File: flow/config.mk
export PLATFORM = sky130hd
export DESIGN_NAME = pipelined
export DESIGN_NICKNAME = pipelined
export VERILOG_FILES = /design/flow/design.v
export SDC_FILE = /design/flow/constraint.sdc
export NUM_CORES = 4
export LEC_CHECK = 0
export CAP_MARGIN = 5
export CORE_MARGIN = 2
export CORE_UTILIZATION = 72
export CTS_CLUSTER_DIAMETER = 339
export CTS_CLUSTER_SIZE = 32
export HOLD_SLACK_MARGIN = 0.29
export PLACE_DENSITY = 0.67
export SETUP_SLACK_MARGIN = -0.17
export SLEW_MARGIN = 20
File: flow/design.v
`timescale 1ns / 1ps
module pipelined(
    input  wire              clk,
    input  wire              rst,
    input  wire              in_valid,
    output wire              in_ready,
    input  wire signed [15:0] a,
    input  wire signed [15:0] b,
    input  wire signed [15:0] c,
    input  wire signed [15:0] d,
    input  wire signed [15:0] e,
    output reg               out_valid,
    input  wire              out_ready,
    output reg signed [31:0]  y
);
    wire s3_ready_in;
    wire s2_ready_in;
    wire s1_ready_in;
    assign s3_ready_in = (~out_valid) || (out_valid && out_ready);
    assign s2_ready_in = (~s2_valid)  || (s2_valid  && s3_ready_in);
    assign s1_ready_in = (~s1_valid)  || (s1_valid  && s2_ready_in);
    assign in_ready = s1_ready_in;
    wire in_send = in_valid && in_ready;
    reg signed [31:0] s1_p1;
    reg signed [31:0] s1_p2;
    reg signed [15:0] s1_e;
    reg               s1_valid;
    always @(posedge clk) begin
        if (rst) begin
            s1_valid <= 1'b0;
            s1_p1    <= 32'sd0;
            s1_p2    <= 32'sd0;
            s1_e     <= 16'sd0;
        end else if (s1_ready_in) begin
            s1_valid <= in_send;
            if (in_send) begin
                s1_p1 <= $signed(a) * $signed(b);
                s1_p2 <= $signed(c) * $signed(d);
                s1_e  <= e;
            end
        end
    end
    reg signed [31:0] s2_s;
    reg signed [15:0] s2_e;
    reg               s2_valid;
    always @(posedge clk) begin
        if (rst) begin
            s2_valid <= 1'b0;
            s2_s     <= 32'sd0;
            s2_e     <= 16'sd0;
        end else if (s2_ready_in) begin
            s2_valid <= s1_valid;
            if (s1_valid) begin
                s2_s <= s1_p1 + s1_p2;
                s2_e <= s1_e;
            end
        end
    end
    always @(posedge clk) begin
        if (rst) begin
            out_valid <= 1'b0;
            y         <= 32'sd0;
        end else if (s3_ready_in) begin
            out_valid <= s2_valid;
            if (s2_valid) begin
                y <= s2_s + $signed(s2_e);
            end
        end
    end
endmodule
File: flow/constraint.sdc
create_clock -name core_clock -period 6.35 [get_ports {clk}]
set_input_delay 1.2700 -clock core_clock [delete_from_list [all_inputs] [get_ports {clk}]]
set_output_delay 1.2700 -clock core_clock [all_outputs]
set_load 0.01 [all_outputs]
File: flow/run.sh
#!/bin/bash
# the make line also repeats each setting of config.mk as NAME=value (left out here)
make -C /OpenROAD-flow-scripts/flow DESIGN_CONFIG=/design/flow/config.mk WORK_HOME=/design/flow/orfs CLKGATE_MAP_FILE= finish
==> flow_summary.json, run 1 <==
{
  "fp.dieH_um": 202,
  "routed-via-count": 25392,
  "simple_gate_area_share_pct": 18.2,
  "cts_max_level": 4,
  "syn2layout_area_growth_pct": 20.6,
  "coreArea_mm2": 0.0386,
  "setup-violations-final": 22,
  "slew_violations": 0,
  "synth.distinct_cells": 66,
  "cp.buffers_inverters": 6,
  "chipArea_mm2": 0.0407,
  "muxShareOfSynthArea_pct": 0.249,
  "dr.pass1.iters": 9,
  "dp_hpwl_mm": 62.5,
  "ys_sh_xor_pct": 2.77,
  "cts_tree": "yes",
  "compound_area_share_pct": 10.2,
  "r2r_cells": 12,
  "start_kind": "primary input",
  "ys.warnings.count": 1,
  "io_buffer_count": 117,
  "cpPeakStageDelay_ps": 520,
  "r2r_start": "s1_p2[0]",
  "cts-root-buf": "clkbuf_16",
  "status": "finished with violations",
  "grt_max_degree": 92,
  "ys_top_logic_family": "adder cells",
  "placedCellCount": 4093,
  "clock_sinks": 163,
  "top_area_cell": "fa_1",
  "layout.nets": 4451,
  "worstMarginPinSlew_ps": 969,
  "timing.final.crit_period_ps": 6780,
  "arrival_ps": 7110,
  "relSlewSlack_pct": 35.4,
  "ioPinCount": 118,
  "yosys.area.top_type_share_pct": 37.4,
  "syn_inst": 3245,
  "critPathTopFamily": "adder cells",
  "so_faults": "negative setup slack",
  "final_hold_viol_count": 0,
  "vias_per_cell": 6.12,
  "period_used_pct": 107,
  "syn_avg_cell_area_um2": 8.68,
  "die_w_um": 202,
  "ctsHoldBuffers": 0,
  "final_antenna_net_count": 0,
  "cts_buffers": 17,
  "skew_ps": 17.2,
  "cp-end-kind": "flop",
  "worstSetupPathType": "in -> reg",
  "top_cell": "inv_1",
  "grt_pass1_wl_mm": 133,
  "antenna_found_initial": 0,
  "drv_cap": 0,
  "cts_buffer_depth": 2,
  "synth.cells.most_frequent": "inv_1 (596), fa_1 (526), nand2_1 (476)",
  "cp_num_cells": 23,
  "tool_warnings": 31,
  "stdcell_count": 4146,
  "clock.latency.late_pin_ps": 440,
  "reg2reg_slack_ps": 2810,
  "drt_iter0_drc": 2443,
  "cts.reportedPaths.clkPinSlew_ps": 80,
  "top_cells_by_area": "fa_1 (37%), dfxtp_1 (12%), ha_1 (10%), inv_1 (7.9%), nand2_1 (6.3%)",
  "worst_slack_ps": -426,
  "gp_congestion": 0.947,
  "synthesis.nets": 4081,
  "holdPathEnd": "y[10]",
  "synth-edff-count": 0,
  "diodes": 0,
  "grt_pass1_vias": 27035,
  "endpoint": "s1_p1[31]",
  "ys_area_mm2": 0.0282,
  "hold_path.startpoint": "y[10]",
  "path_max_fanout": 6,
  "ys.flops": 163,
  "flop_cell": "dfxtp_1",
  "max_freq_mhz": 148,
  "wirelength_mm": 85.7,
  "crit_path_frequent_cell": "fa_1",
  "worstReg2RegEnd": "s2_s[18]",
  "crit_slowest_cell": "fa_1",
  "ys_async_sr_fraction_pct": 0,
  "cp-startpoint": "a[8]",
  "rsz0062_at_grt": "yes",
  "initial_core_util_pct": 72.9,
  "adder_share_pct": 47.4,
  "ys_cells": 3245,
  "drc_errors": 0,
  "hold_path_depth": 2,
  "ys_seq_share_pct": 11.6,
  "grt.total_usage_pct": 40.9,
  "rows": 72,
  "worst_hold_path_type": "reg -> reg",
  "required_ps": 6680,
  "path_cells": "clkbuf_4 > and2_1 > fa_1 > inv_1 > fa_2 > fa_1 > inv_1 > fa_1 > fa_1 > inv_1 > fa_1 > inv_2 > ha_4 > and3_4 > nand2_1 > or4b_4 > a21oi_4 > nor3_4 > o31ai_4 > o31a_1 > buf_4 > mux2i_1 > o21ai_1",
  "syn_area_mm2": 0.0282,
  "drt-wirelength-per-cell_um": 20.7,
  "gr-total-overflow": 0
}
[what timing repair did]
| action | 4_1_cts | 5_1_grt |
|---|---|---|
| setup endpoints to repair | 37 | 34 |
| buffers inserted | 35 | 22 |
| cloned | 4 | 0 |
| resized | 361 | 276 |
| pin swaps | 126 | 163 |
[cell type report]
cell class                      count  area, um2
Tap cell                          518        648
Inverter                          597       2250
Fill cell                        1847       4680
Sequential cell                   163       3260
Timing Repair Buffer              473       3940
Clock inverter                     15        199
Multi-Input combinational cell   2363      23200
Clock buffer                       17        425
[routing by layer]
| layer | part of all wire (%) | GRT usage, % | up-vias |
|---|---|---|---|
| met4 | 6.3 | 18.3 | 0 |
| li1 | - | - | 10906 |
| met2 | 49 | 70.8 | 1703 |
| met1 | 36 | 50.9 | 12259 |
| met5 | 0 | 0 | - |
| met3 | 9.1 | 6.29 | 524 |
[per-stage QoR]
step | area, um2 | setup slack, ps | hold slack, ps | setup TNS [ps] | utilization, %
global placement | 32300 | -1200 | 438 | -32580 | 83.5
finish | 34000 | -426 | 455 | -4250 | 87.9
floorplan | 28500 | -409 | 429 | -3680 | -
detailed placement | 32300 | -1340 | 447 | -39760 | 83.5
CTS | 33400 | -403 | 455 | -3290 | 86.5
global route | 34000 | -598 | 472 | -8140 | 87.9
==> inputs of run 2 (changes only) <==
ABC_AREA = 1   (was default)
CAP_MARGIN = 20   (was 5)
CORE_ASPECT_RATIO = 1.58   (was default)
CORE_UTILIZATION = 30   (was 72)
CTS_CLUSTER_DIAMETER = 218   (was 339)
CTS_CLUSTER_SIZE = 100   (was 32)
HOLD_SLACK_MARGIN = default   (was 0.29)
PLACE_DENSITY = default   (was 0.67)
SETUP_SLACK_MARGIN = -0.79   (was -0.17)
SLEW_MARGIN = 10   (was 20)
TNS_END_PERCENT = 10   (was default)
clock period = 8.0 ns   (was 6.35 ns; I/O delays follow)
==> run 2 against run 1 <==
Net effect: the run now finishes clean; flip-flop count is the same; synthesized area increased by 13%; highest routed layer unchanged.
==> flow_summary.json, run 2 <==
{
  "status": "complete, no violations",
  "ys_area_mm2": 0.0320,
  "drt-wirelength-per-cell_um": 14.6,
  "ys_sh_xor_pct": 1.56,
  "cts_resized": 0,
  "stdcell_count": 6068,
  "ys_cells": 4637,
  "flop_cell": "dfxtp_1",
  "diodes": 0,
  "synth.cells.most_frequent": "inv_1 (1221), nand2_1 (1212), fa_1 (526)",
  "setup-violations-final": 0,
  "setup_tns_ps": 0,
  "cts.reportedPaths.clkPinSlew_ps": 70,
  "required_ps": 8350,
  "yosys.area.top_type_share_pct": 32.9,
  "cts_setup_buffers": 0,
  "crit_path_frequent_cell": "fa_1",
  "grt.total_usage_pct": 16.6,
  "fp.dieH_um": 414,
  "adder_share_pct": 41.8,
  "synthesis.nets": 5473,
  "path_cells": "clkdlybuf4s50_1 > nand2_1 > inv_1 > fa_1 > fa_1 > fa_1 > fa_1 > fa_1 > inv_1 > fa_1 > inv_1 > ha_1 > nand2_1 > nor2_1 > inv_1 > nor3_1 > o21ai_0 > nand4_1 > nand3_1 > nand2_1 > inv_1",
  "cp-startpoint": "a[15]",
  "layout.nets": 5523,
  "final_antenna_net_count": 0,
  "holdPathEnd": "s1_p2[0]",
  "syn_inst": 4637,
  "ioPinCount": 118,
  "final_hold_viol_count": 0,
  "placedCellCount": 6036,
  "endpoint": "s1_p1[25]",
  "ys_async_sr_fraction_pct": 0,
  "start_kind": "primary input",
  "grt_pass1_vias": 28837,
  "ys.warnings.count": 1,
  "chipArea_mm2": 0.109,
  "simple_gate_area_share_pct": 24.7,
  "gr-total-overflow": 0,
  "cts_tree": "yes",
  "dp_hpwl_mm": 76.2,
  "period_used_pct": 91.3,
  "tool_warnings": 26,
  "top_cell": "inv_1",
  "die_w_um": 264,
  "wirelength_mm": 88.9,
  "r2r_start": "out_valid",
  "crit_slowest_cell": "fa_1",
  "filler_cell_count": 11420,
  "coreArea_mm2": 0.106,
  "top_cells_by_area": "fa_1 (33%), inv_1 (14%), nand2_1 (14%), dfxtp_1 (10%), ha_1 (8.8%)",
  "worst_slack_ps": 698,
  "gp_congestion": 0.927,
  "grt_max_degree": 99,
  "ys.flops": 163,
  "path_max_fanout": 14,
  "clock_sinks": 163,
  "cts-root-buf": "clkbuf_16",
  "muxShareOfSynthArea_pct": 0,
  "arrival_ps": 7650,
  "hold_path_depth": 2,
  "relSlewSlack_pct": 29.6,
  "drt_iter0_drc": 1268,
  "vias_per_cell": 4.52,
  "slew_violations": 0,
  "synth.distinct_cells": 37,
  "compound_area_share_pct": 5.24,
  "cts_max_level": 4,
  "max_freq_mhz": 137,
  "top_area_cell": "fa_1",
  "ys_top_logic_family": "adder cells",
  "initial_core_util_pct": 30.3,
  "hold_path.startpoint": "s1_p2[0]",
  "grt_pass1_wl_mm": 146,
  "drc_errors": 0,
  "syn2layout_area_growth_pct": 10.7,
  "syn_area_mm2": 0.0320,
  "whs_ps": 476,
  "critPathTopFamily": "adder cells",
  "rows": 150,
  "ys_seq_share_pct": 10.2,
  "reg2reg_slack_ps": 5370,
  "worstReg2RegEnd": "s1_p2[16]",
  "antenna_found_initial": 0,
  "pre_cts_ws_ps": 298,
  "drv_cap": 0,
  "dr.pass1.iters": 5,
  "skew_ps": 10.9,
  "r2r_cells": 9,
  "cp.buffers_inverters": 6,
  "fin_util_pct": 33.5,
  "io_buffer_count": 117,
  "worst_hold_path_type": "reg -> reg",
  "cp-end-kind": "flop",
  "cts_buffers": 17,
  "rsz0062_at_grt": "no",
  "worstMarginPinSlew_ps": 1060,
  "cts_buffer_depth": 2,
  "cpPeakStageDelay_ps": 760,
  "ctsHoldBuffers": 0,
  "syn_avg_cell_area_um2": 6.89,
  "clock.latency.late_pin_ps": 460,
  "cp_num_cells": 21,
  "routed-via-count": 27444,
  "synth-edff-count": 0,
  "timing.final.crit_period_ps": 7300,
  "worstSetupPathType": "in -> reg"
}
## run 2: cell type report
| cell class | instances | area (um2) | area share (%) |
|---|---|---|---|
| Clock buffer | 19 | 453 | 1.28 |
| Clock inverter | 13 | 158 | 0.445 |
| Inverter | 1230 | 4620 | 13.0 |
| Multi-Input combinational cell | 3079 | 23400 | 66.2 |
| Sequential cell | 163 | 3260 | 9.22 |
| Tap cell | 1368 | 1710 | 4.84 |
| Timing Repair Buffer | 196 | 1760 | 4.98 |
## run 2: per-stage QoR
stage	area, um2
5_1_grt	35400
4_1_cts	35400
3_5_place_dp	34800
6_report	35400
3_3_place_gp	34800
2_1_floorplan	32000
## run 2: metal layers
layer  vias up  share of wire [%]  GRT usage (%)
li1      13545                  -              -
met1     13209                 38           17.7
met2       518                 56           33.0
met3       172                2.4           1.13
met4         0                4.2           6.82
met5         -                  0              0
==> inputs of run 3 (changes only) <==
ABC_AREA = default   (was 1)
CAP_MARGIN = 0   (was 20)
CELL_PAD_IN_SITES_GLOBAL_PLACEMENT = 0   (was default)
CORE_ASPECT_RATIO = default   (was 1.58)
CORE_UTILIZATION = 72   (was 30)
CTS_CLUSTER_DIAMETER = default   (was 218)
CTS_CLUSTER_SIZE = 72   (was 100)
MAX_ROUTING_LAYER = met4   (was default)
PLACE_DENSITY_LB_ADDON = 0.25   (was default)
SETUP_SLACK_MARGIN = 0.91   (was -0.79)
SLEW_MARGIN = 20   (was 10)
TNS_END_PERCENT = 55   (was 10)
clock period = 6.97 ns   (was 8.0 ns; I/O delays follow)
==> run 3 against run 2 <==
Net effect: the layout now fails its checks (negative setup slack); clock skew rose by 6.7 ps; worst hold slack got worse by 17 ps; via count rose by 0.21%; largest cell class unchanged.
==> flow_summary.json, run 3 <==
{
  "status": "finished with violations",
  "so_faults": "negative setup slack",
  "syn_inst": 3245,
  "holdPathEnd": "y[12]",
  "ys_cells": 3245,
  "syn_area_mm2": 0.0282,
  "relSlewSlack_pct": 32.8,
  "start_kind": "primary input",
  "drt-wirelength-per-cell_um": 24.1,
  "period_used_pct": 106,
  "synth.cells.most_frequent": "inv_1 (596), fa_1 (526), nand2_1 (476)",
  "slew_violations": 0,
  "dp_hpwl_mm": 62.7,
  "ioPinCount": 118,
  "ys_area_mm2": 0.0282,
  "endpoint": "s1_p2[24]",
  "grtUsageMet2_pct": 75.6,
  "hold_path_depth": 2,
  "worst_slack_ps": -390,
  "dr.pass1.iters": 8,
  "synth-edff-count": 0,
  "flop_cell": "dfxtp_1",
  "crit_slowest_cell": "fa_1",
  "r2r_cells": 12,
  "clock.latency.late_pin_ps": 450,
  "worst_hold_path_type": "reg -> reg",
  "setup_tns_ps": -2520,
  "cp-end-kind": "flop",
  "coreArea_mm2": 0.0386,
  "path_max_fanout": 5,
  "mi_logic_area_mm2": 0.0233,
  "rows": 72,
  "cts_buffers": 17,
  "cp.buffers_inverters": 8,
  "globalRoute.busiestLayer": "met2",
  "grt_pass1_wl_mm": 143,
  "ys_top_logic_family": "adder cells",
  "ys_sh_xor_pct": 2.77,
  "adder_share_pct": 47.4,
  "cp_num_cells": 25,
  "grt_pass1_vias": 28360,
  "final_antenna_net_count": 0,
  "gp_congestion": 0.953,
  "layout.nets": 4503,
  "rsz0062_at_grt": "yes",
  "top_cells_by_area": "fa_1 (37%), dfxtp_1 (12%), ha_1 (10%), inv_1 (7.9%), nand2_1 (6.3%)",
  "die_w_um": 202,
  "compound_area_share_pct": 10.2,
  "vias_per_cell": 6.55,
  "regArea_mm2": 0.00326,
  "cts-root-buf": "clkbuf_16",
  "chipArea_mm2": 0.0407,
  "synth.distinct_cells": 66,
  "cts_max_level": 4,
  "r2r_start": "s1_p1[0]",
  "tool_warnings": 32,
  "arrival_ps": 7720,
  "syn_avg_cell_area_um2": 8.68,
  "top_cell": "inv_1",
  "ys_seq_share_pct": 11.6,
  "cp-startpoint": "d[3]",
  "simple_gate_area_share_pct": 18.2,
  "ys.warnings.count": 1,
  "cts_buffer_depth": 2,
  "top_area_cell": "fa_1",
  "filler_cell_count": 1637,
  "hold_path.startpoint": "y[12]",
  "synthesis.nets": 4081,
  "antenna_found_initial": 2,
  "critPathTopFamily": "adder cells",
  "fin_util_pct": 89.6,
  "io_buffer_count": 117,
  "initial_core_util_pct": 72.9,
  "required_ps": 7330,
  "grt.total_usage_pct": 46.1,
  "final_hold_viol_count": 0,
  "skew_ps": 17.6,
  "max_freq_mhz": 136,
  "setup-violations-final": 13,
  "routed-via-count": 27503,
  "drc_errors": 0,
  "gr-total-overflow": 0,
  "timing.final.crit_period_ps": 7360,
  "cts.reportedPaths.clkPinSlew_ps": 80,
  "yosys.area.top_type_share_pct": 37.4,
  "fp.dieH_um": 202,
  "use_met1_pct": 53.1,
  "clock_sinks": 163,
  "muxShareOfSynthArea_pct": 0.249,
  "ys.flops": 163,
  "cts_tree": "yes",
  "cpPeakStageDelay_ps": 710,
  "syn2layout_area_growth_pct": 22.9,
  "worstMarginPinSlew_ps": 1010,
  "drv_cap": 0,
  "reg2reg_slack_ps": 3240,
  "drt_iter0_drc": 3467,
  "ys_async_sr_fraction_pct": 0,
  "wirelength_mm": 101,
  "grt_max_degree": 116,
  "worstReg2RegEnd": "s2_s[18]",
  "worstSetupPathType": "in -> reg",
  "globalRouteMet3Util_pct": 8.66
}
-- run 3: per-layer routing --
layer	vias up	routed length, um
met5	-	0
met4	0	10300
met3	1058	12300
met2	2524	45600
met1	12924	33200
li1	10997	-
-- run 3: area by class of cell --
| type | instances | share of cell area [%] |
|---|---|---|
| multi-input combinational | 2363 | 67.3 |
| timing repair buffer | 525 | 13.1 |
| sequential | 163 | 9.43 |
| inverter | 597 | 6.47 |
| tap | 518 | 1.87 |
| clock buffer | 17 | 1.23 |
| clock inverter | 15 | 0.575 |
| antenna | 3 | 0.0217 |
-- run 3: metrics by stage --
step / instances / hold slack (ps) / worst slack [ps] / area [um2]
floorplan: 3245 / 429 / 87.4 / 28700
global placement: 4057 / 438 / -735 / 32100
detailed placement: 4057 / 446 / -912 / 32100
CTS: 4173 / 456 / 61.4 / 34100
global route: 4200 / 477 / -360 / 34600
finish: 4201 / 459 / -390 / 34600
-- run 3: timing repair --
item / CTS / global route
hold buffers: 0 / 0
setup endpoints to repair: 46 / 43
gates cloned: 8 / 0
buffers inserted: 76 / 25
resized: 522 / 122
pin swaps: 187 / 108
==> inputs of run 4 (changes only) <==
ABC_AREA = 1   (was default)
CAP_MARGIN = 5   (was 0)
CELL_PAD_IN_SITES_GLOBAL_PLACEMENT = 2   (was 0)
CORE_MARGIN = 10   (was 2)
CORE_UTILIZATION = 30   (was 72)
CTS_CLUSTER_SIZE = 78   (was 72)
MAX_ROUTING_LAYER = default   (was met4)
PLACE_DENSITY_LB_ADDON = default   (was 0.25)
SETUP_SLACK_MARGIN = default   (was 0.91)
TNS_END_PERCENT = default   (was 55)
clock period = 6.14 ns   (was 6.97 ns; I/O delays follow)
==> run 4 against run 3 <==
Net effect: now clean on timing, DRC and antenna; design area grew 19%; clock skew shrank 1.2 ps; routed wire length grew 7.6%; via count grew 3.1%; synthesized area grew 13%.
==> flow_summary.json, run 4 <==
{
  "dr.pass1.iters": 5,
  "rsz0062_at_grt": "yes",
  "fin_util_pct": 39.2,
  "syn_inst": 4637,
  "cts_tree": "yes",
  "cts.reportedPaths.clkPinSlew_ps": 80,
  "crit_path_frequent_cell": "inv_1",
  "ys_top_logic_family": "adder cells",
  "io_buffer_count": 117,
  "critPathTopFamily": "adder cells",
  "worstReg2RegEnd": "s2_s[18]",
  "initial_core_util_pct": 30.3,
  "vias_per_cell": 4.35,
  "timing.final.crit_period_ps": 6010,
  "simple_gate_area_share_pct": 24.7,
  "period_used_pct": 97.8,
  "filler_cell_count": 11422,
  "layout.nets": 5944,
  "path_max_fanout": 6,
  "drt_iter0_drc": 1358,
  "cpPeakStageDelay_ps": 540,
  "cp-end-kind": "flop",
  "grt.total_usage_pct": 18.0,
  "gp_congestion": 0.842,
  "ys.warnings.count": 1,
  "synth.cells.most_frequent": "inv_1 (1221), nand2_1 (1212), fa_1 (526)",
  "ys_sh_xor_pct": 1.56,
  "ys_cells": 4637,
  "worstMarginPinSlew_ps": 912,
  "fp.dieH_um": 346,
  "required_ps": 6580,
  "drv_cap": 0,
  "muxShareOfSynthArea_pct": 0,
  "yosys.area.top_type_share_pct": 32.9,
  "r2r_cells": 15,
  "synthesis.nets": 5473,
  "rows": 119,
  "mi_logic_area_mm2": 0.0250,
  "die_w_um": 346,
  "relSlewSlack_pct": 39.1,
  "cp_num_cells": 26,
  "start_kind": "primary input",
  "cts_buffer_depth": 2,
  "gr-total-overflow": 0,
  "grt_max_degree": 71,
  "coreArea_mm2": 0.106,
  "worstSetupPathType": "in -> reg",
  "synth-edff-count": 0,
  "hold_path_depth": 2,
  "worst_hold_path_type": "reg -> reg",
  "synth.distinct_cells": 37,
  "chipArea_mm2": 0.120,
  "dp_hpwl_mm": 89.4,
  "max_freq_mhz": 166,
  "flop_cell": "dfxtp_1",
  "arrival_ps": 6450,
  "endpoint": "s1_p2[23]",
  "cp-startpoint": "d[4]",
  "cts-root-buf": "clkbuf_16",
  "grt_pass1_wl_mm": 171,
  "hold_path.startpoint": "s1_p1[0]",
  "stdcell_count": 6512,
  "ys_area_mm2": 0.0320,
  "skew_ps": 16.4,
  "regArea_mm2": 0.00326,
  "top_cells_by_area": "fa_1 (33%), inv_1 (14%), nand2_1 (14%), dfxtp_1 (10%), ha_1 (8.8%)",
  "setup-violations-final": 0,
  "cp.buffers_inverters": 10,
  "clock_sinks": 163,
  "syn_avg_cell_area_um2": 6.89,
  "crit_slowest_cell": "fa_2",
  "final_antenna_net_count": 0,
  "cts_max_level": 4,
  "diodes": 0,
  "placedCellCount": 6363,
  "ys_async_sr_fraction_pct": 0,
  "slew_violations": 0,
  "drc_errors": 0,
  "holdPathEnd": "s1_p1[0]",
  "top_area_cell": "fa_1",
  "drt-wirelength-per-cell_um": 16.8,
  "ioPinCount": 118,
  "ys_seq_share_pct": 10.2,
  "cts_buffers": 17,
  "status": "complete, no violations",
  "ys.flops": 163,
  "grt_pass1_vias": 29705,
  "antenna_found_initial": 0,
  "compound_area_share_pct": 5.24,
  "r2r_start": "s1_p2[0]",
  "wirelength_mm": 109,
  "clock.latency.late_pin_ps": 490,
  "adder_share_pct": 41.8,
  "syn2layout_area_growth_pct": 29.3,
  "top_cell": "inv_1",
  "routed-via-count": 28342,
  "tool_warnings": 28,
  "final_hold_viol_count": 0,
  "syn_area_mm2": 0.0320,
  "reg2reg_slack_ps": 3580
}
[run 4: per-stage QoR]
stage / hold slack [ps] / TNS (ps) / setup WS, ps / cell area (um2)
4_1_cts: 478 / -65.3 / -30.7 / 40000
2_1_floorplan: 448 / 0 / 1.91 / 32100
6_report: 476 / 0 / 133 / 41300
3_5_place_dp: 468 / -35500 / -1170 / 37700
5_1_grt: 490 / -108 / -31.7 / 41300
3_3_place_gp: 463 / -35370 / -1170 / 37700
[run 4: layout make-up]
type | instances | share of cell area, %
clock buffers | 17 | 1.03
clock inverters | 15 | 0.445
inverters | 1230 | 11.2
multi-input cells | 3079 | 60.4
flip-flops and latches | 163 | 7.89
well taps | 1391 | 4.21
repair buffers | 617 | 14.8
[run 4: per-layer routing]
layer | track usage [%] | vias up | routed length [um]
met5 | 0 | - | 0
met4 | 2.40 | 0 | 1180
met3 | 2.12 | 50 | 3880
met2 | 29.3 | 361 | 49500
met1 | 25.9 | 13518 | 54600
li1 | - | 14413 | -
[run 4: timing repair]
| action | CTS | global route |
|---|---|---|
| pin swaps | 99 | 181 |
| gates cloned | 10 | 13 |
| setup endpoints to repair | 43 | 45 |
| hold buffers | 0 | 0 |
| buffers inserted | 50 | 46 |
| endpoints found under the hold margin | 0 | 0 |
| gates resized | 274 | 329 |
==> inputs of run 5 (changes only) <==
CAP_MARGIN = 20   (was 5)
CELL_PAD_IN_SITES_GLOBAL_PLACEMENT = default   (was 2)
CORE_MARGIN = 2   (was 10)
CORE_UTILIZATION = 72   (was 30)
CTS_CLUSTER_DIAMETER = 29   (was default)
CTS_CLUSTER_SIZE = 45   (was 78)
PLACE_DENSITY_LB_ADDON = 0.26   (was default)
SETUP_SLACK_MARGIN = 1.79   (was default)
TNS_END_PERCENT = 5   (was default)
clock period = 7.11 ns   (was 6.14 ns; I/O delays follow)
==> run 5 against run 4 <==
Net effect: the flow now stops in global routing; synthesized area did not move; synthesized cell count did not move; die size fell by 62%.
==> flow_summary.json, run 5 <==
{
  "coreArea_mm2": 0.0440,
  "syn_area_mm2": 0.0320,
  "cts_buffers": 17,
  "pre_cts_ws_ps": -219,
  "muxShareOfSynthArea_pct": 0,
  "cts_max_level": 4,
  "ys.warnings.count": 1,
  "ys_async_sr_fraction_pct": 0,
  "status": "did not finish",
  "simple_gate_area_share_pct": 24.7,
  "adder_share_pct": 41.8,
  "io_buffer_count": 117,
  "syn_avg_cell_area_um2": 6.89,
  "dp_hpwl_mm": 72.9,
  "rows": 77,
  "ys_seq_share_pct": 10.2,
  "ys_area_mm2": 0.0320,
  "compound_area_share_pct": 5.24,
  "ys_cells": 4637,
  "top_area_cell": "fa_1",
  "cts-root-buf": "clkbuf_16",
  "ys_top_logic_family": "adder cells",
  "syn_inst": 4637,
  "flop_cell": "dfxtp_1",
  "synthesis.nets": 5473,
  "top_cells_by_area": "fa_1 (33%), inv_1 (14%), nand2_1 (14%), dfxtp_1 (10%), ha_1 (8.8%)",
  "stop_stage": "global routing",
  "yosys.area.top_type_share_pct": 32.9,
  "die_w_um": 215,
  "synth.distinct_cells": 37,
  "ioPinCount": 118,
  "ys_sh_xor_pct": 1.56,
  "synth.cells.most_frequent": "inv_1 (1221), nand2_1 (1212), fa_1 (526)",
  "top_cell": "inv_1",
  "ys.flops": 163,
  "fp.dieH_um": 215,
  "place_area_mm2": 0.0353,
  "cts_buffer_depth": 2,
  "gp_congestion": 0.960,
  "synth-edff-count": 0,
  "clock_sinks": 163,
  "initial_core_util_pct": 72.6,
  "chipArea_mm2": 0.0461
}
-- run 5: repair_timing --
action / CTS
resized: 310
pin swaps: 132
buffers inserted: 119
hold endpoints to repair: 0
setup endpoints to repair: 50
gates cloned: 11
hold buffers: 0
-- run 5: per-stage QoR --
stage	cells	util (%)
global placement	5358	80.1
detailed placement	5358	80.1
floorplan	4637	-
CTS	5520	86.1
==> inputs of run 6 (changes only) <==
ABC_AREA = default   (was 1)
CORE_ASPECT_RATIO = 0.5   (was default)
CORE_UTILIZATION = 40   (was 72)
CTS_CLUSTER_DIAMETER = 242   (was 29)
CTS_CLUSTER_SIZE = 100   (was 45)
PLACE_DENSITY_LB_ADDON = default   (was 0.26)
SETUP_SLACK_MARGIN = default   (was 1.79)
TNS_END_PERCENT = 20   (was 5)
clock period = 8.0 ns   (was 7.11 ns; I/O delays follow)
==> run 6 against run 5 <==
Net effect: the run now finishes clean; die size up 58%; synthesized cell count down 30%; synthesized area down 12%.
==> flow_summary.json, run 6 <==
{
  "status": "complete, no violations",
  "yosys.area.top_type_share_pct": 37.4,
  "dr.pass1.iters": 5,
  "required_ps": 8310,
  "cp.buffers_inverters": 6,
  "worstMarginPinSlew_ps": 1010,
  "ys_seq_share_pct": 11.6,
  "antenna_found_initial": 1,
  "wirelength_mm": 68.0,
  "grt_pass1_vias": 22113,
  "tool_warnings": 26,
  "coreArea_mm2": 0.0693,
  "diodes": 0,
  "chipArea_mm2": 0.0727,
  "cpPeakStageDelay_ps": 630,
  "syn2layout_area_growth_pct": 13.8,
  "endpoint": "s1_p2[31]",
  "whs_ps": 454,
  "arrival_ps": 8050,
  "ys.warnings.count": 1,
  "drv_cap": 0,
  "synth.distinct_cells": 66,
  "hold_path_depth": 2,
  "rows": 68,
  "ctsHoldBuffers": 0,
  "stdcell_count": 4384,
  "timing.final.crit_period_ps": 7730,
  "path_cells": "clkdlybuf4s50_1 > buf_4 > buf_4 > nand2_1 > fa_1 > inv_1 > fa_1 > fa_1 > fa_1 > fa_1 > inv_1 > fa_1 > inv_1 > ha_1 > nand3_1 > or3_1 > a31oi_1 > a31oi_2 > o31ai_1 > xnor2_1 > a21oi_1",
  "ys_area_mm2": 0.0282,
  "placedCellCount": 4352,
  "crit_path_frequent_cell": "fa_1",
  "grt.total_usage_pct": 19.6,
  "top_area_cell": "fa_1",
  "ys_sh_xor_pct": 2.77,
  "synthesis.nets": 4081,
  "initial_core_util_pct": 40.6,
  "drt_iter0_drc": 1495,
  "syn_avg_cell_area_um2": 8.68,
  "drc_errors": 0,
  "routed-via-count": 22003,
  "ys_cells": 3245,
  "cts_buffers": 17,
  "compound_area_share_pct": 10.2,
  "syn_area_mm2": 0.0282,
  "hold_path.startpoint": "y[13]",
  "rsz0062_at_grt": "no",
  "simple_gate_area_share_pct": 18.2,
  "holdPathEnd": "y[13]",
  "gp_congestion": 0.879,
  "cts_tree": "yes",
  "cp-end-kind": "flop",
  "path_max_fanout": 8,
  "r2r_cells": 12,
  "ioPinCount": 118,
  "grt_max_degree": 75,
  "grt_pass1_wl_mm": 115,
  "final_antenna_net_count": 0,
  "r2r_start": "s1_p1[0]",
  "top_cell": "inv_1",
  "cp_num_cells": 21,
  "skew_ps": 15.1,
  "final_hold_viol_count": 0,
  "adder_share_pct": 47.4,
  "setup_tns_ps": 0,
  "pre_cts_ws_ps": -312,
  "crit_slowest_cell": "clkdlybuf4s50_1",
  "setup-violations-final": 0,
  "worst_slack_ps": 265,
  "synth-edff-count": 0,
  "dp_hpwl_mm": 57.9,
  "reg2reg_slack_ps": 4420,
  "io_buffer_count": 117,
  "die_w_um": 379,
  "worstSetupPathType": "in -> reg",
  "top_cells_by_area": "fa_1 (37%), dfxtp_1 (12%), ha_1 (10%), inv_1 (7.9%), nand2_1 (6.3%)",
  "drt-wirelength-per-cell_um": 15.5,
  "vias_per_cell": 5.02,
  "ys.flops": 163,
  "cp-startpoint": "c[9]",
  "period_used_pct": 96.7,
  "worstReg2RegEnd": "s2_s[18]",
  "cts_max_level": 4,
  "flop_cell": "dfxtp_1",
  "cts_setup_buffers": 0,
  "filler_cell_count": 6813,
  "ys_top_logic_family": "adder cells",
  "relSlewSlack_pct": 32.1,
  "ys_async_sr_fraction_pct": 0,
  "layout.nets": 4262,
  "cts.reportedPaths.clkPinSlew_ps": 70,
  "clock_sinks": 163,
  "synth.cells.most_frequent": "inv_1 (596), fa_1 (526), nand2_1 (476)",
  "cts_buffer_depth": 2,
  "slew_violations": 0,
  "syn_inst": 3245,
  "worst_hold_path_type": "reg -> reg",
  "clock.latency.late_pin_ps": 450,
  "cts_resized": 0,
  "max_freq_mhz": 129,
  "start_kind": "primary input",
  "gr-total-overflow": 0,
  "critPathTopFamily": "adder cells",
  "muxShareOfSynthArea_pct": 0.249,
  "cts-root-buf": "clkbuf_16",
  "fp.dieH_um": 192
}
[run 6: area by class of cell]
type | count | area, um2 | area share (%)
Clock buffer | 17 | 425 | 1.33
Clock inverter | 15 | 210 | 0.656
Inverter | 597 | 2240 | 6.99
Multi-Input combinational cell | 2363 | 22200 | 69.4
Sequential cell | 163 | 3260 | 10.2
Tap cell | 945 | 1180 | 3.69
Timing Repair Buffer | 284 | 2490 | 7.76
[run 6: stage by stage]
step,util (%),instance area [um2]
global route,46.2,32100
CTS,46.2,32000
global placement,45.3,31400
finish,46.2,32100
floorplan,-,28200
detailed placement,45.3,31400
[run 6: metal layers]
layer  up-vias  global-route usage [%]  wire, um
met4         0                    2.72       648
met5         -                       0         0
met1     10977                    30.3     34300
met2       464                    30.4     29700
met3        42                    1.90      3230
li1      10520                       -         -
==> inputs of run 7 (changes only) <==
ABC_AREA = 0   (was default)
CELL_PAD_IN_SITES_DETAIL_PLACEMENT = 2   (was default)
CORE_ASPECT_RATIO = default   (was 0.5)
CORE_UTILIZATION = 18   (was 40)
CTS_CLUSTER_DIAMETER = default   (was 242)
CTS_CLUSTER_SIZE = default   (was 100)
GPL_ROUTABILITY_DRIVEN = 0   (was default)
PLACE_DENSITY_LB_ADDON = 0.12   (was default)
SETUP_SLACK_MARGIN = 1.93   (was default)
TNS_END_PERCENT = default   (was 20)
clock period = 9.6 ns   (was 8.0 ns; I/O delays follow)
==> run 7 against run 6 <==
Net effect: still clean on timing, DRC and antenna; sequential share of layout area down 0.28 points; utilization down 25 points; via count up 0.20%; clock skew up 1.2 ps; final cell count up 24%; synthesized cell count unchanged; largest cell class unchanged.
==> flow_summary.json, run 7 <==
{
  "reg2reg_slack_ps": 5860,
  "fp.dieH_um": 400,
  "synth-edff-count": 0,
  "clock.latency.late_pin_ps": 470,
  "cp-startpoint": "a[11]",
  "mi_logic_area_mm2": 0.0225,
  "regArea_mm2": 0.00326,
  "rows": 145,
  "top_cell": "inv_1",
  "final_antenna_net_count": 0,
  "synth.distinct_cells": 66,
  "worstSetupPathType": "in -> reg",
  "wirelength_mm": 93.7,
  "simple_gate_area_share_pct": 18.2,
  "ys_sh_xor_pct": 2.77,
  "ys_seq_share_pct": 11.6,
  "adder_share_pct": 47.4,
  "clock_sinks": 163,
  "initial_core_util_pct": 18.1,
  "cts.reportedPaths.clkPinSlew_ps": 80,
  "ys_top_logic_family": "adder cells",
  "filler_cell_count": 17770,
  "dp_hpwl_mm": 78.7,
  "ys.flops": 163,
  "grt_max_degree": 67,
  "hold_path_depth": 2,
  "grt_pass1_wl_mm": 148,
  "coreArea_mm2": 0.156,
  "holdPathEnd": "y[13]",
  "start_kind": "primary input",
  "ctsHoldBuffers": 0,
  "diodes": 0,
  "ioPinCount": 118,
  "cts_buffers": 17,
  "ys.warnings.count": 1,
  "critPathTopFamily": "adder cells",
  "ys_cells": 3245,
  "ys_area_mm2": 0.0282,
  "crit_slowest_cell": "fa_1",
  "die_w_um": 400,
  "timing.final.crit_period_ps": 7420,
  "status": "complete, no violations",
  "drv_cap": 0,
  "place_area_mm2": 0.0320,
  "cts_max_level": 4,
  "dr.pass1.iters": 4,
  "top_area_cell": "fa_1",
  "setup-violations-final": 0,
  "drt-wirelength-per-cell_um": 17.3,
  "crit_path_frequent_cell": "fa_1",
  "top_cells_by_area": "fa_1 (37%), dfxtp_1 (12%), ha_1 (10%), inv_1 (7.9%), nand2_1 (6.3%)",
  "synthesis.nets": 4081,
  "required_ps": 9950,
  "gr-total-overflow": 0,
  "syn_inst": 3245,
  "hold_path.startpoint": "y[13]",
  "io_buffer_count": 117,
  "flop_cell": "dfxtp_1",
  "layout.nets": 4183,
  "routed-via-count": 22047,
  "arrival_ps": 7770,
  "cts_tree": "yes",
  "cp_num_cells": 24,
  "path_cells": "buf_2 > buf_8 > and2_1 > fa_1 > inv_1 > fa_1 > fa_1 > inv_1 > fa_1 > fa_1 > inv_1 > fa_1 > inv_1 > ha_1 > o21ai_0 > nand2b_1 > or4b_4 > a21oi_4 > nor3_4 > o31ai_4 > o31a_1 > buf_4 > mux2i_1 > o21ai_0",
  "cp.buffers_inverters": 7,
  "ys_async_sr_fraction_pct": 0,
  "endpoint": "s1_p1[31]",
  "worstReg2RegEnd": "s2_s[18]",
  "grt.total_usage_pct": 12.0,
  "synth.cells.most_frequent": "inv_1 (596), fa_1 (526), nand2_1 (476)",
  "cp-end-kind": "flop",
  "final_hold_viol_count": 0,
  "skew_ps": 16.3,
  "syn_area_mm2": 0.0282,
  "setup_tns_ps": 0,
  "rsz0062_at_grt": "no",
  "relSlewSlack_pct": 33.8,
  "fin_area_mm2": 0.0330,
  "cts-root-buf": "clkbuf_16",
  "max_freq_mhz": 135,
  "worst_hold_path_type": "reg -> reg",
  "chipArea_mm2": 0.160,
  "drc_errors": 0,
  "muxShareOfSynthArea_pct": 0.249,
  "slew_violations": 0,
  "grt_pass1_vias": 25067,
  "vias_per_cell": 4.07,
  "worstMarginPinSlew_ps": 993,
  "compound_area_share_pct": 10.2,
  "tool_warnings": 27,
  "syn2layout_area_growth_pct": 17.0,
  "syn_avg_cell_area_um2": 8.68,
  "drt_iter0_drc": 633,
  "cts_buffer_depth": 2,
  "r2r_cells": 12,
  "path_max_fanout": 11,
  "antenna_found_initial": 0,
  "r2r_start": "s1_p1[0]",
  "cpPeakStageDelay_ps": 510,
  "period_used_pct": 77.3,
  "yosys.area.top_type_share_pct": 37.4
}
run 7: cell type report:
| cell class | instances | share of cell area [%] |
|---|---|---|
| sequential | 163 | 9.90 |
| timing repair buffer | 205 | 5.24 |
| multi-input combinational | 2363 | 68.4 |
| clock buffer | 17 | 1.29 |
| inverter | 597 | 6.82 |
| clock inverter | 15 | 0.554 |
| tap | 2058 | 7.81 |
run 7: timing repair:
item / CTS / global route
endpoints found under the setup margin: 29 / 21
pin swaps: 15 / 28
setup buffers: 16 / 7
resized: 197 / 194
run 7: routing by layer:
metal  vias up  wire length, um  GRT usage, %
met5         -                0             0
met4         0              968          1.89
met3        42             1080         0.823
met2       137            49000          22.1
met1     11527            42600          15.5
li1      10341                -             -
run 7: stage by stage:
stage	hold WS [ps]	utilization (%)	worst slack [ps]	std cells
2_1_floorplan	429	-	1930	3245
3_3_place_gp	443	20.5	696	5363
3_5_place_dp	447	20.5	633	5363
4_1_cts	458	21.1	1920	5411
5_1_grt	469	21.1	1900	5418
6_report	453	21.1	2180	5418
==> inputs of run 8 (changes only) <==
ABC_AREA = 1   (was 0)
CAP_MARGIN = 0   (was 20)
CELL_PAD_IN_SITES_DETAIL_PLACEMENT = default   (was 2)
CELL_PAD_IN_SITES_GLOBAL_PLACEMENT = 0   (was default)
CORE_UTILIZATION = 72   (was 18)
CTS_CLUSTER_DIAMETER = 185   (was default)
CTS_CLUSTER_SIZE = 72   (was default)
GPL_ROUTABILITY_DRIVEN = default   (was 0)
MAX_ROUTING_LAYER = met4   (was default)
PLACE_DENSITY_LB_ADDON = 0.25   (was 0.12)
SETUP_SLACK_MARGIN = 0.91   (was 1.93)
TNS_END_PERCENT = 55   (was default)
clock period = 7.82 ns   (was 9.6 ns; I/O delays follow)
==> run 8 against run 7 <==
Net effect: still clean on timing, DRC and antenna; design area is 6.0% higher; non-clock buffer count up 9; synthesized cell count increased by 43%; synthesized area up 13%; sequential share of layout area fell by 0.56 points; final cell count fell by 2.0%; first-iteration DRC count rose to 4.6 times the previous value; global-route usage grew 28 points; flip-flop count stayed put; via count grew 32%; highest routed layer unchanged.
==> flow_summary.json, run 8 <==
{
  "drt_iter0_drc": 2883,
  "drv_cap": 0,
  "regArea_mm2": 0.00326,
  "tool_warnings": 27,
  "required_ps": 8170,
  "cts_max_level": 4,
  "io_buffer_count": 117,
  "crit_path_frequent_cell": "fa_1",
  "compound_area_share_pct": 5.24,
  "setup-violations-final": 0,
  "drt-wirelength-per-cell_um": 16.7,
  "ys_async_sr_fraction_pct": 0,
  "cts.reportedPaths.clkPinSlew_ps": 80,
  "top_cells_by_area": "fa_1 (33%), inv_1 (14%), nand2_1 (14%), dfxtp_1 (10%), ha_1 (8.8%)",
  "worstReg2RegEnd": "s1_p1[12]",
  "slew_violations": 0,
  "globalRouteMet3Util_pct": 6.79,
  "worst_hold_path_type": "reg -> reg",
  "worstSetupPathType": "in -> reg",
  "die_w_um": 215,
  "synth.cells.most_frequent": "inv_1 (1221), nand2_1 (1212), fa_1 (526)",
  "relSlewSlack_pct": 42.6,
  "gp_congestion": 1.04,
  "ys_area_mm2": 0.0320,
  "cts-root-buf": "clkbuf_16",
  "whs_ps": 473,
  "muxShareOfSynthArea_pct": 0,
  "routed-via-count": 29177,
  "fin_util_pct": 79.4,
  "skew_ps": 9.52,
  "flop_cell": "dfxtp_1",
  "grt_max_degree": 71,
  "cp.buffers_inverters": 7,
  "ys_top_logic_family": "adder cells",
  "final_hold_viol_count": 0,
  "cpPeakStageDelay_ps": 600,
  "filler_cell_count": 3213,
  "syn_area_mm2": 0.0320,
  "start_kind": "primary input",
  "hold_path.startpoint": "s1_p2[0]",
  "grtUsageMet2_pct": 65.0,
  "cts_tree": "yes",
  "hold_path_depth": 2,
  "cts_buffers": 17,
  "cp-startpoint": "b[4]",
  "globalRoute.busiestLayer": "met2",
  "worst_slack_ps": 1040,
  "syn2layout_area_growth_pct": 9.32,
  "cp_num_cells": 22,
  "dr.pass1.iters": 9,
  "r2r_start": "out_valid",
  "vias_per_cell": 5.49,
  "pre_cts_ws_ps": 85.7,
  "wirelength_mm": 88.6,
  "setup_tns_ps": 0,
  "r2r_cells": 10,
  "reg2reg_slack_ps": 4530,
  "path_max_fanout": 12,
  "max_freq_mhz": 148,
  "worstMarginPinSlew_ps": 859,
  "timing.final.crit_period_ps": 6780,
  "cts_buffer_depth": 2,
  "syn_inst": 4637,
  "fp.dieH_um": 215,
  "ys_cells": 4637,
  "synth-edff-count": 0,
  "ys.flops": 163,
  "chipArea_mm2": 0.0461,
  "path_cells": "clkdlybuf4s50_1 > buf_12 > nand2_2 > fa_1 > inv_1 > fa_2 > inv_2 > fa_1 > fa_1 > fa_1 > fa_1 > inv_1 > ha_2 > nand2_2 > nor2_2 > inv_1 > nor2_2 > nand4_1 > nand4_1 > nand3_1 > nand2_1 > inv_1",
  "simple_gate_area_share_pct": 24.7,
  "holdPathEnd": "s1_p2[0]",
  "ys.warnings.count": 1,
  "grt.total_usage_pct": 40.2,
  "ioPinCount": 118,
  "crit_slowest_cell": "fa_2",
  "critPathTopFamily": "adder cells",
  "use_met1_pct": 52.8,
  "ys_seq_share_pct": 10.2,
  "coreArea_mm2": 0.0440,
  "gr-total-overflow": 0,
  "mi_logic_area_mm2": 0.0237,
  "status": "complete, no violations",
  "initial_core_util_pct": 72.6,
  "final_antenna_net_count": 0,
  "yosys.area.top_type_share_pct": 32.9,
  "dp_hpwl_mm": 72.7,
  "grt_pass1_vias": 29726,
  "clock.latency.late_pin_ps": 450,
  "drc_errors": 0,
  "adder_share_pct": 41.8,
  "synthesis.nets": 5473,
  "top_area_cell": "fa_1",
  "cp-end-kind": "flop",
  "grt_pass1_wl_mm": 145,
  "top_cell": "inv_1",
  "period_used_pct": 86.7,
  "antenna_found_initial": 1,
  "layout.nets": 5541,
  "endpoint": "s1_p1[24]",
  "ys_sh_xor_pct": 1.56,
  "rsz0062_at_grt": "yes",
  "rows": 77,
  "syn_avg_cell_area_um2": 6.89,
  "arrival_ps": 7130,
  "clock_sinks": 163,
  "synth.distinct_cells": 37
}
## run 8: cell type report
cell class / count / share of cell area (%)
Multi-Input combinational cell: 3079 / 67.9
Tap cell: 592 / 2.12
Inverter: 1230 / 13.2
Timing Repair Buffer: 214 / 5.59
Antenna cell: 1 / 0.00716
Sequential cell: 163 / 9.34
Clock inverter: 15 / 0.555
Clock buffer: 17 / 1.22
## run 8: what timing repair did
item / CTS / global route
pin swaps: 0 / 10
setup buffers: 0 / 5
hold buffers: 0 / 0
resized: 33 / 148
endpoints found under the setup margin: 30 / 41
## run 8: routing by layer
| layer | up-vias | routed length, um |
|---|---|---|
| li1 | 13595 | - |
| met1 | 13721 | 35500 |
| met2 | 1568 | 41800 |
| met3 | 293 | 8640 |
| met4 | 0 | 2710 |
| met5 | - | 0 |
## run 8: stage by stage
stage | cell area [um2] | instances
3_5_place_dp | 33900 | 5273
5_1_grt | 34900 | 5311
2_1_floorplan | 32000 | 4637
3_3_place_gp | 33900 | 5273
4_1_cts | 34500 | 5305
6_report | 34900 | 5311
==> inputs of run 9 (changes only) <==
ABC_AREA = default   (was 1)
CAP_MARGIN = 20   (was 0)
CELL_PAD_IN_SITES_GLOBAL_PLACEMENT = default   (was 0)
CORE_UTILIZATION = 71   (was 72)
CTS_CLUSTER_DIAMETER = 222   (was 185)
CTS_CLUSTER_SIZE = 38   (was 72)
MAX_ROUTING_LAYER = default   (was met4)
PLACE_DENSITY_LB_ADDON = 0.26   (was 0.25)
TNS_END_PERCENT = default   (was 55)
clock period = 8.0 ns   (was 7.82 ns; I/O delays follow)
==> run 9 against run 8 <==
Net effect: utilization is 1.6 points higher; critical path type unchanged; synthesized area is 12% lower; still clean; non-clock buffer count is 43 higher; clock skew is 7.4 ps higher; worst hold slack worse by 19 ps; highest routed layer unchanged; design area is 9.9% lower.
==> flow_summary.json, run 9 <==
{
  "worstMarginPinSlew_ps": 898,
  "cts_buffers": 17,
  "worstSetupPathType": "in -> reg",
  "dr.pass1.iters": 6,
  "vias_per_cell": 5.84,
  "tool_warnings": 28,
  "ys_top_logic_family": "adder cells",
  "reg2reg_slack_ps": 4480,
  "initial_core_util_pct": 72.4,
  "period_used_pct": 88.3,
  "holdPathEnd": "y[11]",
  "grt_pass1_vias": 24605,
  "ys.warnings.count": 1,
  "cp.buffers_inverters": 6,
  "syn_inst": 3245,
  "synth-edff-count": 0,
  "grt.total_usage_pct": 34.9,
  "path_cells": "buf_4 > buf_4 > and2_4 > fa_1 > inv_1 > fa_2 > fa_1 > fa_1 > inv_1 > fa_1 > inv_1 > fa_1 > inv_1 > ha_4 > and3_4 > and3_4 > o31ai_4 > a21oi_4 > nor3_2 > o31ai_2 > o31a_1 > or4b_1 > a31oi_1",
  "compound_area_share_pct": 10.2,
  "critPathTopFamily": "adder cells",
  "syn_avg_cell_area_um2": 8.68,
  "ys_sh_xor_pct": 2.77,
  "drv_cap": 0,
  "timing.final.crit_period_ps": 7060,
  "wirelength_mm": 68.8,
  "simple_gate_area_share_pct": 18.2,
  "rsz0062_at_grt": "yes",
  "whs_ps": 454,
  "max_freq_mhz": 142,
  "endpoint": "s1_p1[29]",
  "hold_path.startpoint": "y[11]",
  "antenna_found_initial": 0,
  "cts.reportedPaths.clkPinSlew_ps": 80,
  "ys.flops": 163,
  "diodes": 0,
  "drt-wirelength-per-cell_um": 17.5,
  "flop_cell": "dfxtp_1",
  "routed-via-count": 22954,
  "top_area_cell": "fa_1",
  "fin_util_pct": 80.9,
  "slew_violations": 0,
  "path_max_fanout": 8,
  "gr-total-overflow": 0,
  "clock.latency.late_pin_ps": 440,
  "pre_cts_ws_ps": -103,
  "muxShareOfSynthArea_pct": 0.249,
  "worst_slack_ps": 936,
  "required_ps": 8360,
  "ys_async_sr_fraction_pct": 0,
  "chipArea_mm2": 0.0413,
  "hold_path_depth": 2,
  "syn_area_mm2": 0.0282,
  "grt_pass1_wl_mm": 117,
  "setup-violations-final": 0,
  "coreArea_mm2": 0.0389,
  "status": "complete, no violations",
  "clock_sinks": 163,
  "synthesis.nets": 4081,
  "r2r_start": "s1_p1[0]",
  "cp-end-kind": "flop",
  "worstReg2RegEnd": "s2_s[18]",
  "final_hold_viol_count": 0,
  "cpPeakStageDelay_ps": 560,
  "cp_num_cells": 23,
  "r2r_cells": 12,
  "drc_errors": 0,
  "grt_max_degree": 67,
  "arrival_ps": 7430,
  "fp.dieH_um": 203,
  "layout.nets": 4236,
  "crit_path_frequent_cell": "fa_1",
  "filler_cell_count": 2542,
  "cp-startpoint": "b[4]",
  "cts_tree": "yes",
  "dp_hpwl_mm": 56.6,
  "placedCellCount": 3867,
  "drt_iter0_drc": 1560,
  "skew_ps": 16.9,
  "die_w_um": 203,
  "gp_congestion": 0.908,
  "top_cells_by_area": "fa_1 (37%), dfxtp_1 (12%), ha_1 (10%), inv_1 (7.9%), nand2_1 (6.3%)",
  "synth.cells.most_frequent": "inv_1 (596), fa_1 (526), nand2_1 (476)",
  "yosys.area.top_type_share_pct": 37.4,
  "top_cell": "inv_1",
  "rows": 72,
  "ioPinCount": 118,
  "start_kind": "primary input",
  "stdcell_count": 3931,
  "relSlewSlack_pct": 40.1,
  "io_buffer_count": 117,
  "cts_buffer_depth": 2,
  "cts_max_level": 4,
  "synth.distinct_cells": 66,
  "adder_share_pct": 47.4,
  "final_antenna_net_count": 0,
  "ys_seq_share_pct": 11.6,
  "worst_hold_path_type": "reg -> reg",
  "crit_slowest_cell": "fa_1",
  "ys_area_mm2": 0.0282,
  "ys_cells": 3245,
  "cts-root-buf": "clkbuf_16",
  "syn2layout_area_growth_pct": 11.8
}
[run 9: routing by layer]
| layer | global-route usage (%) | wire, um | vias up |
|---|---|---|---|
| li1 | - | - | 10454 |
| met1 | 46.8 | 28300 | 11402 |
| met2 | 59.5 | 33900 | 921 |
| met3 | 3.77 | 4410 | 177 |
| met4 | 11.9 | 2190 | 0 |
| met5 | 0 | 0 | - |
[run 9: cell type report]
cell class	instances	area, um2	area share (%)
sequential	163	3260	10.4
multi-input combinational	2363	22600	71.8
clock inverter	15	204	0.647
timing repair buffer	257	2090	6.65
inverter	597	2240	7.13
timing repair inverter	1	5.00	0.0159
tap	518	648	2.06
clock buffer	17	425	1.35
[run 9: timing repair]
item | CTS | global route
setup endpoints to repair | 30 | 26
hold buffers | 0 | 0
buffers inserted | 13 | 17
gates resized | 230 | 102
cloned | 1 | 1
pin swaps | 35 | 44
[run 9: per-stage QoR]
step	setup TNS (ps)	area [um2]
after CTS	0	31300
after floorplan	0	28400
after detailed placement	-243	30500
final	0	31500
after global routing	0	31500
after global placement	0	30500
==> inputs of run 10 (changes only) <==
CAP_MARGIN = 40   (was 20)
CORE_UTILIZATION = 72   (was 71)
CTS_CLUSTER_DIAMETER = default   (was 222)
CTS_CLUSTER_SIZE = 25   (was 38)
PLACE_DENSITY = 0.65   (was default)
PLACE_DENSITY_LB_ADDON = default   (was 0.26)
SETUP_SLACK_MARGIN = -0.52   (was 0.91)
clock period = 5.76 ns   (was 8.0 ns; I/O delays follow)
==> run 10 against run 9 <==
Net effect: now fails the layout checks on negative setup slack; via count grew 9.8%; non-clock buffer count up 181; die size shrank 1.4%; count of clock-buffer cells in the layout did not move; register-to-register slack got worse by 2600 ps; largest cell class unchanged.
==> flow_summary.json, run 10 <==
{
  "ys.flops": 163,
  "syn_area_mm2": 0.0282,
  "start_kind": "primary input",
  "grt_pass1_wl_mm": 130,
  "hold_path_depth": 2,
  "period_used_pct": 114,
  "syn_avg_cell_area_um2": 8.68,
  "wl_met1_mm": 30.2,
  "ys_area_mm2": 0.0282,
  "dr.pass1.iters": 8,
  "path_cells": "buf_4 > and2_1 > fa_1 > inv_1 > fa_2 > fa_1 > inv_2 > fa_2 > fa_1 > inv_1 > fa_1 > inv_2 > ha_4 > and3_4 > nand2_1 > or4b_4 > a21oi_4 > nor3_4 > o31ai_2 > o31a_1 > buf_4 > buf_4 > mux2i_1 > o21ai_1",
  "endpoint": "s1_p1[31]",
  "timing.final.crit_period_ps": 6580,
  "cp-startpoint": "a[10]",
  "critPathTopFamily": "adder cells",
  "worstSetupPathType": "in -> reg",
  "cts_buffer_depth": 2,
  "diodes": 0,
  "clock.latency.late_pin_ps": 440,
  "skew_ps": 18.2,
  "setup_tns_ps": -17260,
  "filler_cell_count": 1925,
  "ys_seq_share_pct": 11.6,
  "hold_path.startpoint": "y[21]",
  "reg2reg_slack_ps": 1910,
  "cts.reportedPaths.clkPinSlew_ps": 80,
  "pre_cts_ws_ps": -1780,
  "cts_buffers": 17,
  "met3WireLength_mm": 6.91,
  "cts_tree": "yes",
  "io_buffer_count": 117,
  "ioPinCount": 118,
  "ys_async_sr_fraction_pct": 0,
  "status": "finished with violations",
  "chipArea_mm2": 0.0407,
  "wl_met2_mm": 41.3,
  "fp.dieH_um": 202,
  "ys_sh_xor_pct": 2.77,
  "syn2layout_area_growth_pct": 19.5,
  "ys_top_logic_family": "adder cells",
  "top_cells_by_area": "fa_1 (37%), dfxtp_1 (12%), ha_1 (10%), inv_1 (7.9%), nand2_1 (6.3%)",
  "worstMarginPinSlew_ps": 860,
  "r2r_cells": 12,
  "dp_hpwl_mm": 62.6,
  "slew_violations": 0,
  "drt-wirelength-per-cell_um": 20.4,
  "synth-edff-count": 0,
  "gr-total-overflow": 0,
  "synthesis.nets": 4081,
  "setup-violations-final": 39,
  "worst_hold_path_type": "reg -> reg",
  "path_max_fanout": 9,
  "drc_errors": 0,
  "top_area_cell": "fa_1",
  "required_ps": 6100,
  "so_faults": "negative setup slack",
  "worstReg2RegEnd": "s2_s[18]",
  "crit_slowest_cell": "fa_1",
  "routed-via-count": 25194,
  "syn_inst": 3245,
  "die_w_um": 202,
  "placedCellCount": 4106,
  "max_freq_mhz": 152,
  "initial_core_util_pct": 72.9,
  "holdPathEnd": "y[21]",
  "grt.total_usage_pct": 39.8,
  "clock_sinks": 163,
  "cp-end-kind": "flop",
  "synth.distinct_cells": 66,
  "cts-root-buf": "clkbuf_16",
  "drt_iter0_drc": 2385,
  "top_cell": "inv_1",
  "relSlewSlack_pct": 42.4,
  "worst_slack_ps": -816,
  "highest-signal-layer": "met5",
  "fin_area_mm2": 0.0337,
  "adder_share_pct": 47.4,
  "synth.cells.most_frequent": "inv_1 (596), fa_1 (526), nand2_1 (476)",
  "vias_per_cell": 6.13,
  "simple_gate_area_share_pct": 18.2,
  "crit_path_frequent_cell": "fa_1",
  "arrival_ps": 6910,
  "cpPeakStageDelay_ps": 530,
  "muxShareOfSynthArea_pct": 0.249,
  "ys_cells": 3245,
  "wirelength_mm": 83.9,
  "cp.buffers_inverters": 7,
  "rows": 72,
  "compound_area_share_pct": 10.2,
  "flop_cell": "dfxtp_1",
  "final_antenna_net_count": 0,
  "final_hold_viol_count": 0,
  "grt_pass1_vias": 26748,
  "cp_num_cells": 24,
  "layout.nets": 4416,
  "yosys.area.top_type_share_pct": 37.4,
  "r2r_start": "s1_p1[0]",
  "coreArea_mm2": 0.0386,
  "gp_congestion": 0.956,
  "ys.warnings.count": 1,
  "grt_max_degree": 65,
  "place_area_mm2": 0.0324,
  "cts_max_level": 4,
  "antenna_found_initial": 1,
  "drv_cap": 0,
  "rsz0062_at_grt": "yes",
  "stdcell_count": 4111,
  "tool_warnings": 32
}
run 10: per-layer routing:
layer	up-vias	GRT usage, %
li1	10816	-
met3	535	5.74
met2	1616	70.0
met5	-	0
met1	12225	49.2
met4	2	16.6
run 10: area by class of cell:
type                            count  area (um2)  area share [%]
Tap cell                          518         648            1.93
Clock buffer                       17         425            1.26
Timing Repair Buffer              438        3750            11.1
Clock inverter                     15         194           0.576
Inverter                          597        2240            6.66
Sequential cell                   163        3260            9.69
Multi-Input combinational cell   2363       23200            68.8
run 10: through the flow:
| step | util, % | hold WS, ps |
|---|---|---|
| 2_1_floorplan | - | 429 |
| 3_3_place_gp | 83.9 | 439 |
| 3_5_place_dp | 84.0 | 444 |
| 4_1_cts | 85.4 | 454 |
| 5_1_grt | 87.1 | 475 |
| 6_report | 87.1 | 450 |
run 10: repair_timing:
action,CTS,global route
pin swaps,104,146
hold buffers,0,0
setup endpoints to repair,39,34
gates resized,382,243
cloned,0,1
buffers inserted,21,26
